// calc_top
module calc_top (
   input              clk,
   input              rst,
   input      [15:0]  data_x,
   input      [1:0]   KEY,
   input      [6:0]   SW,
   output     [7:0]   HEX0,
   output     [7:0]   HEX1,
   output     [7:0]   HEX2,
   output     [7:0]   HEX3,
   output     [7:0]   HEX4,
   output     [7:0]   HEX5,
   output     [1:0]   LEDR
   );
Size in the first run: roughly 270 flip-flops, about 77 I/O pins.
Settings: LEC_CHECK=0, ABC_AREA=1, CAP_MARGIN=20, CORE_MARGIN=2, CORE_UTILIZATION=70, CTS_CLUSTER_DIAMETER=52, CTS_CLUSTER_SIZE=74, PLACE_DENSITY=0.35, SETUP_SLACK_MARGIN=-0.04, SLEW_MARGIN=20; clock period 20.9 ns.
run.sh (not shown) runs the stock make flow with config.mk's settings and CLKGATE_MAP_FILE=.
The starting point reached the layout checks and failed them: negative setup slack.
Edit:
Settings changed: CORE_UTILIZATION 70 to 71, CTS_CLUSTER_DIAMETER 52 to 380, CTS_CLUSTER_SIZE 74 to 13, PLACE_DENSITY 0.35 to default, PLACE_DENSITY_LB_ADDON from default to 0.12.
Clock period 20.9 ns to 20.5 ns, I/O delays scaled along.
The changed run finished with negative setup slack left.
Wire length rises by 5.0%.
Core utilization falls by 0.93 points.
Via count rises by 1.4%.
Total power falls by 3.9%.
Area after synthesis stays the same.
Edit:
Settings changed: CTS_CLUSTER_DIAMETER 380 to default, PLACE_DENSITY_LB_ADDON 0.12 to 0.27.
Clock period 20.5 ns to 21.6 ns, I/O delays scaled along.
The changed run ran to the end with violations: negative setup slack.
Count of clock-buffer cells in the layout does not change.
Power is about the same.
Setup slack gets better by 0.96 ns.
Die area is unchanged.
Synthesized cell count stays the same.
Wire length decreases by 0.50%.
Global-route usage decreases by 1.8 points.


Setup of run A:
calc_top again, from the RTL that the note above started with.
export LEC_CHECK = 0
export CAP_MARGIN = 30
export CELL_PAD_IN_SITES_DETAIL_PLACEMENT = 1
export CELL_PAD_IN_SITES_GLOBAL_PLACEMENT = 3
export CORE_MARGIN = 8
export CORE_UTILIZATION = 53
export GPL_ROUTABILITY_DRIVEN = 0
export GPL_TIMING_DRIVEN = 1
export MIN_ROUTING_LAYER = met2
export PLACE_DENSITY = 0.76
export SLEW_MARGIN = 0
create_clock -name core_clock -period 34.5 [get_ports {clk}]
The flow did not stop early for run A: all stages ran, and the layout cleared the timing, DRC and antenna checks.
### run A -> run B
- CELL_PAD_IN_SITES_DETAIL_PLACEMENT removed (was 1)
- PLACE_DENSITY removed (was 0.76)
- CORE_UTILIZATION changed from 53 to 15
- MIN_ROUTING_LAYER removed (was met2)
- GPL_ROUTABILITY_DRIVEN removed (was 0)
- CORE_MARGIN changed from 8 to 2
- CAP_MARGIN changed from 30 to 20
- CELL_PAD_IN_SITES_GLOBAL_PLACEMENT removed (was 3)
- SLEW_MARGIN changed from 0 to 20
- GPL_TIMING_DRIVEN removed (was 1)
- the clock period (ns, I/O delays scaled along) changed from 34.5 to 44.0
## What came out
Run B vs run A, layer with the highest usage: met2 vs met3. The sequential share of layout area number comes out higher for run A vs run B. Compared with run A, run B shows a summed area of non-filler cells in the final layout that is 6.0% higher. Compared run B vs run A, and clock power is down in run B. In summary, run B completed successfully, with a layout that passed the timing, DRC and antenna checks.
## Diff of input files: run C against run B
- setting ABC_AREA to 1 for the first time
- setting TNS_END_PERCENT to 5 for the first time
- changing CORE_UTILIZATION from 15 to 68
- changing CAP_MARGIN from 20 to 15
- setting SETUP_SLACK_MARGIN to 4.57 for the first time
- changing the clock period (ns, I/O delays scaled along) from 44.0 to 15.9
### Flow results
- STATUS run=run C STAGES=ALL_DONE FINAL_CHECKS=FAILED CAUSE=setup timing
- NOTE: logic gate share of total power in run C exceeds that of run B
- | data required time at the worst endpoint | higher: run B |
- Taking run C over run B, the via count of the first global-routing pass ratio works out to 1.2.
- Run C -> run B: depth of the CTS H-tree delta 0, exact match
- Run C vs run B — non-clock inverter count in the final layout rose about 80%.
- The power density of the placed cells in run C is 3.2 times that in run B.
- Non-clock buffer count in run C is about 370% higher than in run B
- Endpoint of the worst setup timing path: HEX0[0] -> run B, HEX0[5] -> run C
- Uppermost metal layer occupied by signal nets: met5 -> run C, met4 -> run B
- Delay of the slowest critical-path stage | run C above run B
- Run C against run B: first-pass GRT wire length increased by 24% relative to the old numbers; total power up 1.5 mW; total routed wirelength shows an increase of about 50%.
The following lists how run D was set up differently from run C:
- swapping 20 for 5 in SLEW_MARGIN
- swapping 15 for 40 in CAP_MARGIN
- putting HOLD_SLACK_MARGIN at 0.02 where nothing was set
- swapping 68 for 19 in CORE_UTILIZATION
- clearing TNS_END_PERCENT, which used to be 5
- swapping 1 for 0 in ABC_AREA
- clearing SETUP_SLACK_MARGIN, which used to be 4.57
- swapping 15.9 for 20.1 in the clock period (ns, I/O delays scaled along)
==> results <==
The total wire length after detailed routing of run D is lower than that of run C.
Going from run C to run D, layout buffer count excluding clock buffers saw an increase, worst supply voltage drop on vdd decreased 0.041 mV, via count saw a decrease.
The flow for run D finished, though final verification flagged setup timing.


Starting RTL as in the previous note.
clock: 17.7 ns
lec_check: 0
cap_margin: 30
cell_pad_in_sites_detail_placement: 2
cell_pad_in_sites_global_placement: 1
core_aspect_ratio: 1.48
core_margin: 8
core_utilization: 53
cts_cluster_diameter: 142
cts_cluster_size: 53
gpl_routability_driven: 0
gpl_timing_driven: 1
min_routing_layer: met2
place_density: 0.76
slew_margin: 0
The first run failed in detailed placement (3_5_place_dp), error DPL-0033.
Edit:
- CAP_MARGIN: 30 -> 20
- CELL_PAD_IN_SITES_DETAIL_PLACEMENT: 2 -> unset
- CELL_PAD_IN_SITES_GLOBAL_PLACEMENT: 1 -> unset
- CORE_ASPECT_RATIO: 1.48 -> unset
- CORE_MARGIN: 8 -> 2
- CORE_UTILIZATION: 53 -> 40
- CTS_CLUSTER_DIAMETER: 142 -> unset
- CTS_CLUSTER_SIZE: 53 -> unset
- GPL_ROUTABILITY_DRIVEN: 0 -> unset
- GPL_TIMING_DRIVEN: 1 -> unset
- MIN_ROUTING_LAYER: met2 -> unset
- PLACE_DENSITY: 0.76 -> unset
- SLEW_MARGIN: 0 -> 20
- clock period: 17.7 -> 27.2 ns (I/O delays scaled with it)
What happened:
- Now the flow completed without violations
- synthesized area stays the same
- die area grows by about 16%
- synthesized cell count is unchanged
Edit:
- ABC_AREA: unset -> 1
- CORE_UTILIZATION: 40 -> 72
- CTS_CLUSTER_DIAMETER: unset -> 52
- CTS_CLUSTER_SIZE: unset -> 74
- PLACE_DENSITY: unset -> 0.35
- SETUP_SLACK_MARGIN: unset -> -0.04
- clock period: 27.2 -> 20.9 ns (I/O delays scaled with it)
Result:
- Now the flow aborted during global routing (5_1_grt) (GRT-0232)
- area after synthesis goes down by 4.4%
- die size goes down by 46%
- synthesized cell count goes up by 11%
Edit:
- CAP_MARGIN: 20 -> 15
- CORE_UTILIZATION: 72 -> 70
- CTS_CLUSTER_DIAMETER: 52 -> unset
- CTS_CLUSTER_SIZE: 74 -> unset
- PLACE_DENSITY: 0.35 -> unset
- SETUP_SLACK_MARGIN: -0.04 -> -0.43
- clock period: 20.9 -> 20.3 ns (I/O delays scaled with it)
Effect: The changed run completed, yet does not pass: negative setup slack. Synthesized cell count stays the same. Area after synthesis is unchanged. Die size rose by a few percent.


== build 5 ==
Starting RTL as in the previous note.
clock: 39.2 ns
lec_check: 0
abc_area: 0
cap_margin: 40
cell_pad_in_sites_detail_placement: 2
core_margin: 8
core_utilization: 22
cts_cluster_size: 59
gpl_routability_driven: 0
max_routing_layer: met4
place_density_lb_addon: 0.24
slew_margin: 40
### build 5 -> build 83
Settings: ABC_AREA changed from 0 to 1; CORE_MARGIN changed from 8 to 2; CORE_UTILIZATION changed from 22 to 68; CELL_PAD_IN_SITES_DETAIL_PLACEMENT removed (was 2); SETUP_SLACK_MARGIN newly set to -0.04; GPL_ROUTABILITY_DRIVEN removed (was 0); SLEW_MARGIN changed from 40 to 20; MAX_ROUTING_LAYER removed (was met4); CTS_CLUSTER_SIZE removed (was 59); PLACE_DENSITY_LB_ADDON removed (was 0.24); CAP_MARGIN changed from 40 to 20; the clock period (ns, I/O delays scaled along) changed from 39.2 to 21.6.
Findings:
Comparing build 5 and build 83, the lower count of placed standard cells in the final layout, fillers left out was measured on build 83. Looking at number of clock buffers in the layout across build 5 and build 83, the one that comes out higher is build 5. Taking build 83 over build 5, the instance count of the mapped netlist ratio works out to 1.11. Build 83 finished all stages; however, its layout fails the closing checks, the failures being setup timing. Build 83 vs build 5 — wire length climbed by more than 10%.
#### Input delta (build 21 over build 83)
Settings: an added PLACE_DENSITY_LB_ADDON of 0.27; a change of CORE_UTILIZATION from 68 to 72; an added CTS_CLUSTER_SIZE of 15.
Results
Status for build 83 and build 21: no clean run. Build 83 had finished all stages when the layout checks came back failing, citing setup timing. Build 21 ran in full, but the layout does not pass; the checks complain about setup timing. Higher combinational share of power goes to build 21 over build 83. Build 21 -> build 83: clock transition at the registers of the reported paths flat. Reg-to-reg setup timing slack, build 83 and build 21, higher one = build 83. Compared build 21 against build 83; synthesis-to-finish area growth within noise. Going from build 83 to build 21, the number of buffers and inverters on the critical path was found to have gone up by 2.
[inputs] build 4 vs build 21
Settings: a deleted CTS_CLUSTER_SIZE that had been 15; a deleted PLACE_DENSITY_LB_ADDON that had been 0.27; a change of SLEW_MARGIN from 20 to 25; a deleted SETUP_SLACK_MARGIN that had been -0.04; a change of CORE_UTILIZATION from 72 to 19; a change of the clock period (ns, I/O delays scaled along) from 21.6 to 28.0.
Notes after the runs:
Build 4 went all the way through synthesis, placement and routing and the layout is clean on timing, DRC and antenna.
Build 21 → build 4: overall fraction of global-route tracks in use has decreased; core area has increased.
Build 4 ended with less met2 routing resource usage after global routing than build 21.
Side by side, first-pass GRT wire length turned out lower in build 4 than in build 21.
Higher routed wire length goes to build 21 over build 4.
Going from build 21 to build 4, number of buffers created by CTS went up; slew at the pin closest to its max-slew limit lower.
No activity file was given, so power comes from the tool's default toggle rates.
